Setup of run 1:
==> flow/design.v (excerpt) <==
module TNS_dec_33(
    input wire clk,
    input wire rst_n,
    input wire [32:0] codein,
    output reg [30 - 1 : 0] dataout
    );
    wire [30 - 1 : 0] dataout_wire;
    assign dataout_wire = (codein[32]*847425747) + (codein[31]*564950498) + (codein[30]*282475249) + 
                    (codein[29]*121060821) + (codein[28]*80707214) + (codein[27]*40353607) + 
                    (codein[26]*17294403) + (codein[25]*11529602) + (codein[24]*5764801) + 
                    (codein[23]*2470629) + (codein[22]*1647086) + (codein[21]*823543) + 
                    (codein[20]*352947) + (codein[19]*235298) + (codein[18]*117649) + (codein[17]*50421) + (codein[16]*33614) + 
                    (codein[15]*16807) + (codein[14]*7203) + (codein[13]*4802) + (codein[12]*2401) + (codein[11]*1029) +
                    (codein[10]*686) + (codein[9]*343) + (codein[8]*147) + (codein[7]*98) + (codein[6]*49) +
                    (codein[5]*21) + (codein[4]*14) + (codein[3]*7) + (codein[2]*3) + (codein[1]*2) +
                    (codein[0]*1);
    always @(posedge clk or negedge rst_n) begin
        if (~rst_n) begin
            dataout <= 0;
        end
        else begin
            dataout <= dataout_wire;
        end
    end
endmodule
Size: about 910 cells after synthesis, roughly 30 flip-flops, about 0.0095 mm2 of cells after synthesis.
Settings: LEC_CHECK=0, ABC_AREA=0, CAP_MARGIN=20, CORE_MARGIN=2, CORE_UTILIZATION=40, CTS_CLUSTER_SIZE=10, SLEW_MARGIN=20, TNS_END_PERCENT=10; clock period 12.0 ns.
run.sh (not shown) runs the stock make flow with config.mk's settings and CLKGATE_MAP_FILE=.
Run 1 completed end to end with timing, DRC and antenna clean.
Inputs modified between run 1 and run 2:
Settings: CORE_MARGIN: 2 -> 8; PLACE_DENSITY: unset -> 0.4; CTS_CLUSTER_DIAMETER: unset -> 309.
The run with more setup slack is run 1; run 2 has less. Changes observed in run 2 relative to run 1: post-synthesis adder-cell area fraction neither gained nor lost much; first-pass GRT wire length picked up an extra about 9%. In the reports for run 1 and run 2, the smaller setup slack after placement belongs to run 2. Horizontal die size: lower on run 1. Run 2: full flow OK, the timing, design-rule and antenna checks passed. Run 2 against run 1: area of placed instances comparable, buffer and inverter count on the worst path now smaller, final critical-path share of the clock period now larger, maximum clock rate now smaller.
What run 3 does differently from run 2 at the input level:
Settings: ABC_AREA: 0 -> unset; CORE_MARGIN: 8 -> 2; SLEW_MARGIN: 20 -> 0; PLACE_DENSITY: 0.4 -> unset; TNS_END_PERCENT: 10 -> 5; CTS_CLUSTER_SIZE: 10 -> 43; CTS_CLUSTER_DIAMETER: 309 -> 396; CELL_PAD_IN_SITES_GLOBAL_PLACEMENT: unset -> 3.
==> comparison <==
Going from run 2 to run 3, final wirelength rose about 0.5%, met3 global-route usage closely matched the old numbers.
Summed area of non-filler cells in the final layout across run 2 and run 3: no real change.
Compared with run 2, run 3 shows placer congestion estimate that has gone up by a few percent.
In terms of data arrival time at the worst-slack endpoint, run 2 and run 3 differ only marginally.
Diff run 2 and run 3: setup slack lower in run 3
The cell count was comparable across run 2 and run 3.
Delta (run 3 minus run 2): synthesis-to-layout area growth about even, fmax was more or less identical, part of the cycle the worst path needs barely changed.
The following lists how run 4 was set up differently from run 3:
Settings: CELL_PAD_IN_SITES_GLOBAL_PLACEMENT: 3 -> 0; CTS_CLUSTER_DIAMETER: 396 -> 99; PLACE_DENSITY: unset -> 0.41; CORE_MARGIN: 2 -> 10; CTS_CLUSTER_SIZE: 43 -> 14; CORE_ASPECT_RATIO: unset -> 1.54.
==> results <==
The setup slack of run 4 is larger than that of run 3. Where hold slack is concerned, run 3 is better than run 4. Clock period minus final worst setup slack: run 4 lower than run 3. Comparing run 4 with run 3, the number of nets at the end of the flow came out essentially unchanged. Detailed-route wire length on run 4 is up relative to run 3. Run 4 ended up with a lower data arrival time of the critical path than run 3 did.
What run 5 does differently from run 4 at the input level:
Settings: CTS_CLUSTER_DIAMETER: 99 -> 396; CELL_PAD_IN_SITES_GLOBAL_PLACEMENT: 0 -> 3; CORE_ASPECT_RATIO: 1.54 -> unset; PLACE_DENSITY: 0.41 -> 0.4; CORE_MARGIN: 10 -> 2; CTS_CLUSTER_SIZE: 14 -> 98.
[summary]
- Comparing run 5 and run 4, the lower global-route usage over all layers is on run 4.
- The count of non-filler cells in the finished layout in run 5 sits 33 above the value recorded for run 4.
- Compared to run 4, run 5 has global routing usage on met3 1.6 points higher.
- Run 5 against run 4: fraction of area in registers neither gained nor lost much; slack of the critical path shows a reduction of 0.023 ns; post-DP HPWL went down; fill cell instance count of the final layout went up 49.

---

## run A
Starting RTL as in the previous note.
Settings: LEC_CHECK=0, ABC_AREA=0, CAP_MARGIN=0, CELL_PAD_IN_SITES_DETAIL_PLACEMENT=1, CORE_ASPECT_RATIO=0.92, CORE_MARGIN=9, CORE_UTILIZATION=40, GPL_TIMING_DRIVEN=0, HOLD_SLACK_MARGIN=0.26, MAX_ROUTING_LAYER=met5, SETUP_SLACK_MARGIN=1.54, SLEW_MARGIN=20; clock period 8.32 ns.
For run B, these inputs were changed with respect to run A:
Settings: CORE_MARGIN now 2, was 9; CELL_PAD_IN_SITES_DETAIL_PLACEMENT no longer set, was 1; CORE_ASPECT_RATIO no longer set, was 0.92; GPL_TIMING_DRIVEN no longer set, was 0; HOLD_SLACK_MARGIN now -0.08, was 0.26; MAX_ROUTING_LAYER no longer set, was met5; SETUP_SLACK_MARGIN no longer set, was 1.54; CORE_UTILIZATION now 72, was 40; CAP_MARGIN now 20, was 0; the clock period (ns, I/O delays scaled along) now 7.04, was 8.32.
==> results <==
- Status | run A and run B | clean except run B
- Run B: GRT-0116 in global routing -> run aborted
- Changes observed in run B relative to run A: number of standard-cell rows in the floorplan went down, number of buffers added to fix hold violations after cts closely matched the old numbers.
- Run B: count of placed standard cells including taps higher than run A
- In the floorplan summary, run B is listed with a die area less than that of run A.
- Run B against run A; floorplan die height is down by more than a quarter.
- Diff run A -> run B: weighted congestion reported at the end of routability-driven placement went up 13%, post-CTS setup repair buffer count went down 2.
- Post-detailed-placement cell area (lower): run A
Relative to run B, the following input files were edited for run C:
Settings: ABC_AREA changed from 0 to 1; HOLD_SLACK_MARGIN removed (was -0.08); CORE_UTILIZATION changed from 72 to 40; the clock period (ns, I/O delays scaled along) changed from 7.04 to 8.8.
==> comparison <==
As far as number of sinks on the clock net goes, run B and run C are indistinguishable; the numbers are identical.
Run C: flow completed, timing, DRC and antenna clean
On compound-cell area share of the yosys netlist, the higher figure sits with run B, not run C.
From run B to run C the numbers moved as follows: total standard cell area after synthesis rose 6.9%, count of buffers added by post-CTS timing repair for setup fell 17, simple-gate share of the synthesized area rose 8.0 points, synthesized cell count rose 24%.
#### Input delta (run D over run C)
Settings: a change of the clock period (ns, I/O delays scaled along) from 8.8 to 12.0.
### Flow results
- Buffering overhead is higher on run C
- Diff run D..run C | sequential share of layout area | negligible
- | ratio of routed vias to standard cells | run D vs run C | 0.45% higher |
- Going from run C to run D, wire length of the first global-routing pass saw little to no change, worst slack at placement went up, routed metal-1 wire length rose by 35 um.
Here is what was changed in the inputs of run E compared with run D.
Settings: a change of CORE_UTILIZATION from 40 to 59; an added CELL_PAD_IN_SITES_GLOBAL_PLACEMENT of 1; a deleted ABC_AREA that had been 1.
Results
Row clock buffer count in the final layout: run E lower / run D higher
Relative to run D, the ratio of final minimum period to clock period of run E is higher by 5.1 points.
In the flow results for run D and run E, the synthesized cell count is smaller on run E.
Summary: with run D as the reference, first-iteration detailed-routing DRC count in run E moved down by more than a quarter.
Diff run D -> run E | non-clock buffer count | up slightly
Of the two candidates, run D has the worse hold slack and run E the better one.
Reported for run D and run E, number of design rule violations left after detail routing turned out identical to the last digit.

---

== job 9158 ==
TNS_dec_33 again, from the RTL that the note above started with.
Settings: LEC_CHECK=0, ABC_AREA=1, CAP_MARGIN=10, CORE_MARGIN=2, CORE_UTILIZATION=58, CTS_CLUSTER_DIAMETER=29, CTS_CLUSTER_SIZE=56, MAX_ROUTING_LAYER=met5, PLACE_DENSITY_LB_ADDON=0.28, SETUP_SLACK_MARGIN=1.61, SLEW_MARGIN=20, TNS_END_PERCENT=85; clock period 6.48 ns.
The final report for job 9158 shows a completed flow and a layout that fails verification, specifically setup timing.
The following lists how job 3264 was set up differently from job 9158:
- removing PLACE_DENSITY_LB_ADDON (formerly 0.28)
- removing CTS_CLUSTER_DIAMETER (formerly 29)
- removing TNS_END_PERCENT (formerly 85)
- removing SETUP_SLACK_MARGIN (formerly 1.61)
- removing MAX_ROUTING_LAYER (formerly met5)
- removing CTS_CLUSTER_SIZE (formerly 56)
- changing CAP_MARGIN from 10 to 20
- changing CORE_UTILIZATION from 58 to 66
- changing the clock period (ns, I/O delays scaled along) from 6.48 to 7.68
Findings:
- Final checks on job 9158, whose flow otherwise completed, came back failing, citing setup timing.
- Job 3264 was carried through to the last stage, and its layout satisfied the timing, design-rule and antenna checks.
- Compare job 9158 and job 3264 | global-route met2 utilization lower: job 3264
- For job 3264, the endpoint of the most critical setup path was dataout[27], unlike job 9158, where it was dataout[26].
- Note that the via count recorded for job 9158 amounts to 1.09 times the value seen in job 3264.
- Diff job 9158 -> job 3264: worst setup slack has increased; final wirelength -15%.
- Of job 9158 and job 3264, the run reporting the lower area growth from synthesis to final layout was job 3264.
- Going from job 9158 to job 3264, final RePlAce weighted congestion -0.031; clock transition at the registers of the reported paths essentially unchanged; relative slew slack increased 2.5 points.
> inputs changed (job 3264 -> job 2399)
- changing CORE_UTILIZATION from 66 to 59
- removing ABC_AREA (formerly 1)
- changing the clock period (ns, I/O delays scaled along) from 7.68 to 5.56
## What came out
Every stage of job 2399 finished as expected; the final checks, on the other hand, flagged setup timing, which means the layout fails. Reported for job 2399 and job 3264, number of clock sinks turned out identical to the last digit. Per the comparison of job 2399 with job 3264, first-pass GRT wire length higher, number of setup violations in the final report higher, post-route standard cell area excluding fillers higher, number of instances in the placed design lower. Sequential share of layout area | job 2399 below job 3264. Vias: job 2399 fewer than job 3264.
Here is what was changed in the inputs of job 5080 compared with job 2399.
- CORE_UTILIZATION changed from 59 to 25
- ABC_AREA newly set to 1
- the clock period (ns, I/O delays scaled along) changed from 5.56 to 8.8
Results
- Reported for job 2399 and job 5080, sequential cell count turned out identical to the last digit.
- Job 5080 vs job 2399: simple-gate portion of the synthesized area up
- Job 5080 vs job 2399: met3 track demand over resource down
- NOTE post-synthesis instance area job 2399->job 5080 increased by a few percent
- Job 5080 against job 2399: non-clock buffer count shrank by about 70%.
- Job 5080 reached the final stage; the timing, design-rule and antenna checks on its layout passed.
--- input diff job 5080..job 3713 ---
- CORE_UTILIZATION now 70, was 25
- ABC_AREA now 0, was 1
- the clock period (ns, I/O delays scaled along) now 6.7, was 8.8
==> comparison <==
- Looking at job 3713 and job 5080, the total of flip-flops plus latches after synthesis is a wash.
- Job 3713 vs job 5080: count of placed standard cells including taps down by more than 10%
- Of job 5080 and job 3713, only job 5080 finishes the flow clean.
- When job 3713 is measured against job 5080, its worst slack after detailed placement turns out 1.84 ns lower.
- Between job 3713 and job 5080, the compound-gate portion of the synthesized area is lower for job 5080.
- Job 3713 vs job 5080: average footprint of a synthesized cell up
- Of job 3713 and job 5080, the lower yosys cell count belongs to job 3713.
- Going from job 5080 to job 3713, the sequential fraction of the synthesis area was found to have gone up by 0.51 points.
For job 1445, these inputs were changed with respect to job 3713:
- SETUP_SLACK_MARGIN now 1.78, previously not set
- ABC_AREA no longer set, was 0
- CORE_UTILIZATION now 64, was 70
- the clock period (ns, I/O delays scaled along) now 7.97, was 6.7
==> results <==
For count of different cell masters after synthesis, job 3713 and job 1445 come out practically identical.
In job 1445 the placed cell count turned out 70 lower than in job 3713.
Job 1445 completed every stage of the flow, and the final layout passed the timing, design-rule and antenna checks.
Taking job 3713 as the reference, in job 1445 cell resize tally after clock tree synthesis down 11; buffers inserted during post-CTS setup optimization down 8; die size up 9.1%; vertical die dimension up 5.3 µm; post-DP HPWL down 13%.
Diff job 3713..job 1445 | deepest clock path buffer count | unchanged

---

TNS_dec_33 again, from the RTL that the note above started with.
==> flow/config.mk <==
export PLATFORM = sky130hd
export DESIGN_NAME = TNS_dec_33
export DESIGN_NICKNAME = TNS_dec_33
export VERILOG_FILES = /design/flow/design.v
export SDC_FILE = /design/flow/constraint.sdc
export NUM_CORES = 4
export LEC_CHECK = 0
export ABC_AREA = 1
export CAP_MARGIN = 20
export CELL_PAD_IN_SITES_DETAIL_PLACEMENT = 1
export CORE_ASPECT_RATIO = 0.92
export CORE_MARGIN = 2
export CORE_UTILIZATION = 40
export HOLD_SLACK_MARGIN = 0.26
export MAX_ROUTING_LAYER = met4
export SLEW_MARGIN = 20
==> flow/constraint.sdc <==
create_clock -name core_clock -period 8.32 [get_ports {clk}]
set_input_delay 1.6640 -clock core_clock [delete_from_list [all_inputs] [get_ports {clk}]]
set_output_delay 1.6640 -clock core_clock [all_outputs]
set_load 0.01 [all_outputs]
The baseline ran to the end with no violations.
Edit:
--- a/flow/config.mk
+++ b/flow/config.mk
@@ -9,8 +9,4 @@
 export CAP_MARGIN = 20
-export CELL_PAD_IN_SITES_DETAIL_PLACEMENT = 1
-export CORE_ASPECT_RATIO = 0.92
 export CORE_MARGIN = 2
-export CORE_UTILIZATION = 40
-export HOLD_SLACK_MARGIN = 0.26
-export MAX_ROUTING_LAYER = met4
+export CORE_UTILIZATION = 52
 export SLEW_MARGIN = 20
==> flow/constraint.sdc (replaced) <==
create_clock -name core_clock -period 6.28 [get_ports {clk}]
set_input_delay 1.2560 -clock core_clock [delete_from_list [all_inputs] [get_ports {clk}]]
set_output_delay 1.2560 -clock core_clock [all_outputs]
set_load 0.01 [all_outputs]
Effect: With this change the flow finished but failed the layout checks on negative setup slack. Worst setup slack degrades by 0.58 ns. Hold slack degrades by 0.40 ns. Count of clock-buffer cells in the layout stays the same. Global-route usage came out higher by 3.1 points. Die area came out lower by 23%.

---

TNS_dec_33 again, from the RTL that the note above started with.
make LEC_CHECK=0 CAP_MARGIN=0 CORE_MARGIN=2 CORE_UTILIZATION=72 SETUP_SLACK_MARGIN=0.82 SLEW_MARGIN=20 finish   # period 7.97 ns
The first run finished but failed the layout checks on negative setup slack.
Edit:
Settings changed: CAP_MARGIN 0 to 20, CTS_CLUSTER_SIZE from default to 32, SETUP_SLACK_MARGIN 0.82 to 1.22.
Effect: The new run finished but failed the layout checks on negative setup slack. Non-clock buffer count falls by 15. Maximum frequency rises by 0.32%. Setup slack improves by 27 ps. Sequential share of layout area stays flat. Die area stays the same. Final cell count falls by 1.0%. Global-route usage falls by 3.4 points. Via count falls by 2.7%.
Edit:
Settings changed: ABC_AREA from default to 1, CORE_UTILIZATION 72 to 66, CTS_CLUSTER_SIZE 32 to default, SETUP_SLACK_MARGIN 1.22 to default.
Clock period 7.97 ns to 15.5 ns, I/O delays scaled along.
- The new run went through all stages and came out clean
- cell area falls by 4.6%
- via count falls by 17%
- final cell count rises by 10%
- area after synthesis rises by 6.9%
- hold slack improved by 1500 ps
